// pipelined
module pipelined(
    input  wire              clk,
    input  wire              rst,
    input  wire              in_valid,
    output wire              in_ready,
    input  wire signed [15:0] a,
    input  wire signed [15:0] b,
    input  wire signed [15:0] c,
    input  wire signed [15:0] d,
    input  wire signed [15:0] e,
    output reg               out_valid,
    input  wire              out_ready,
    output reg signed [31:0]  y
);
    wire s3_ready_in;
    wire s2_ready_in;
    wire s1_ready_in;
    assign s3_ready_in = (~out_valid) || (out_valid && out_ready);
    assign s2_ready_in = (~s2_valid)  || (s2_valid  && s3_ready_in);
    assign s1_ready_in = (~s1_valid)  || (s1_valid  && s2_ready_in);
    assign in_ready = s1_ready_in;
    wire in_send = in_valid && in_ready;
    reg signed [31:0] s1_p1;
    reg signed [31:0] s1_p2;
    reg signed [15:0] s1_e;
    reg               s1_valid;
    always @(posedge clk) begin
        if (rst) begin
            s1_valid <= 1'b0;
            s1_p1    <= 32'sd0;
            s1_p2    <= 32'sd0;
            s1_e     <= 16'sd0;
        end else if (s1_ready_in) begin
            s1_valid <= in_send;
            if (in_send) begin
                s1_p1 <= $signed(a) * $signed(b);
                s1_p2 <= $signed(c) * $signed(d);
                s1_e  <= e;
            end
        end
    end
    reg signed [31:0] s2_s;
    reg signed [15:0] s2_e;
  ...
Size in the first run: about 160 flip-flops, ~120 I/O pins.
Settings: LEC_CHECK=0, CAP_MARGIN=20, CORE_MARGIN=2, CORE_UTILIZATION=70, CTS_CLUSTER_DIAMETER=239, CTS_CLUSTER_SIZE=53, MAX_ROUTING_LAYER=met4, SETUP_SLACK_MARGIN=0.8, SLEW_MARGIN=20, TNS_END_PERCENT=70; clock period 5.72 ns.
run.sh (not shown) runs the stock make flow with config.mk's settings and CLKGATE_MAP_FILE=.
The first run reached the layout checks and failed them: negative setup slack.
Rerun with:
- CORE_UTILIZATION: 70 -> 72
- CTS_CLUSTER_DIAMETER: 239 -> default
- CTS_CLUSTER_SIZE: 53 -> 58
- MAX_ROUTING_LAYER: met4 -> default
- PLACE_DENSITY: default -> 0.67
- SETUP_SLACK_MARGIN: 0.8 -> -0.1
- TNS_END_PERCENT: 70 -> default
- clock period: 5.72 -> 6.23 ns (I/O delays scaled with it)
After rerunning: This time the run never finished: it broke off in global routing (5_1_grt) (ODB-0269); die area shrinks by 2.7%; synthesized cell count is unchanged; area after synthesis does not change.
Rerun with:
- CTS_CLUSTER_DIAMETER: default -> 174
- CTS_CLUSTER_SIZE: 58 -> 95
- PLACE_DENSITY: 0.67 -> default
- SETUP_SLACK_MARGIN: -0.1 -> default
- clock period: 6.23 -> 9.96 ns (I/O delays scaled with it)
The new run finished clean.
Die size does not change.
Area after synthesis stays the same.
Synthesized cell count stays the same.
Rerun with:
- CTS_CLUSTER_DIAMETER: 174 -> default
- CTS_CLUSTER_SIZE: 95 -> 51
- PLACE_DENSITY: default -> 0.67
- SETUP_SLACK_MARGIN: default -> -0.1
- clock period: 9.96 -> 6.23 ns (I/O delays scaled with it)
Outcome: This time the run aborted during global routing (5_1_grt) with ODB-0269. Die size is unchanged. Synthesized cell count stays the same. Synthesized area is unchanged.

pipelined again, from the RTL that the note above started with.
make LEC_CHECK=0 CAP_MARGIN=20 CORE_MARGIN=2 CORE_UTILIZATION=27 SLEW_MARGIN=20 finish   # period 7.79 ns
Then changed:
- CORE_UTILIZATION: 27 -> 66
- SETUP_SLACK_MARGIN: not set -> 1.28
- clock period: 7.79 -> 5.63 ns (I/O delays scaled with it)
What happened:
- Now the flow ran to the end with violations: setup timing
- global-route usage rises by 24 points
- worst setup slack loses 1200 ps
- die size falls by 59%
- routed wire length came out higher by 15%
- sequential share of layout area falls by 0.82 points
- utilization rose by 53 points
- non-clock buffer count climbs by 274
- clock skew is about the same
- hold slack hardly moves
- synthesized cell count is unchanged
Then changed:
- CORE_UTILIZATION: 66 -> 10
- SETUP_SLACK_MARGIN: 1.28 -> not set
- clock period: 5.63 -> 9.96 ns (I/O delays scaled with it)
- This time the run produced a clean layout
- utilization falls by 73 points
- cell area shrinks by a few percent
- first-iteration DRC count decreases by well over a third
- worst setup slack is better by 2400 ps
Then changed:
- CORE_UTILIZATION: 10 -> 40
- clock period: 9.96 -> 7.79 ns (I/O delays scaled with it)
Cell count came out lower by 37%.
Synthesized cell count is unchanged.
Wire length fell by 19%.

pipelined again, from the RTL that the note above started with.
## pipelined
module pipelined(
    input  wire              clk,
    input  wire              rst,
    input  wire              in_valid,
    output wire              in_ready,
    input  wire signed [15:0] a,
    input  wire signed [15:0] b,
    input  wire signed [15:0] c,
    input  wire signed [15:0] d,
    input  wire signed [15:0] e,
    output reg               out_valid,
    input  wire              out_ready,
    output reg signed [31:0]  y
);
Settings: LEC_CHECK=0, CAP_MARGIN=20, CORE_MARGIN=2, CORE_UTILIZATION=61, SETUP_SLACK_MARGIN=1.56, SLEW_MARGIN=20; clock period 5.9 ns.
The starting point completed and failed the layout checks on negative setup slack.
Edit:
--- a/flow/config.mk
+++ b/flow/config.mk
@@ -9,4 +9,5 @@
 export CORE_MARGIN = 2
-export CORE_UTILIZATION = 61
-export SETUP_SLACK_MARGIN = 1.56
+export CORE_UTILIZATION = 65
+export CTS_CLUSTER_DIAMETER = 246
+export CTS_CLUSTER_SIZE = 100
 export SLEW_MARGIN = 20
==> flow/constraint.sdc (replaced) <==
create_clock -name core_clock -period 8.0 [get_ports {clk}]
set_input_delay 1.6000 -clock core_clock [delete_from_list [all_inputs] [get_ports {clk}]]
set_output_delay 1.6000 -clock core_clock [all_outputs]
set_load 0.01 [all_outputs]
Outcome:
- This time the run completed without violations
- hold slack barely changes
- design area drops by 13%
- count of clock-buffer cells in the layout is lower by 2
- worst setup slack gets better by 940 ps
- die size is lower by 6.0%
- non-clock buffer count goes down by 337
Edit:
--- a/flow/config.mk
+++ b/flow/config.mk
@@ -7,7 +7,11 @@
 export LEC_CHECK = 0
+export ABC_AREA = 1
 export CAP_MARGIN = 20
+export CORE_ASPECT_RATIO = 1.77
 export CORE_MARGIN = 2
-export CORE_UTILIZATION = 65
-export CTS_CLUSTER_DIAMETER = 246
+export CORE_UTILIZATION = 40
+export CTS_CLUSTER_DIAMETER = 313
 export CTS_CLUSTER_SIZE = 100
+export SETUP_SLACK_MARGIN = -0.79
 export SLEW_MARGIN = 20
+export TNS_END_PERCENT = 5
Effect: Die size went up by well over a third; synthesized area went up by roughly a tenth; design area increases by roughly a tenth; clock-buffer cell count does not change.
Edit:
==> flow/config.mk (replaced) <==
export PLATFORM = sky130hd
export DESIGN_NAME = pipelined
export DESIGN_NICKNAME = pipelined
export VERILOG_FILES = /design/flow/design.v
export SDC_FILE = /design/flow/constraint.sdc
export NUM_CORES = 4
export LEC_CHECK = 0
export CAP_MARGIN = 20
export CORE_ASPECT_RATIO = 0.5
export CORE_MARGIN = 2
export CORE_UTILIZATION = 65
export CTS_CLUSTER_DIAMETER = 246
export CTS_CLUSTER_SIZE = 100
export SLEW_MARGIN = 20
export TNS_END_PERCENT = 10
Effect:
- setup slack gets worse by 490 ps
- worst hold slack gets worse by 26 ps
- non-clock buffer count rises by 54
- final cell count fell by 31%
- register-to-register slack degrades by 870 ps
- count of clock-buffer cells in the layout rises by 2
- first-iteration DRC count hardly moves
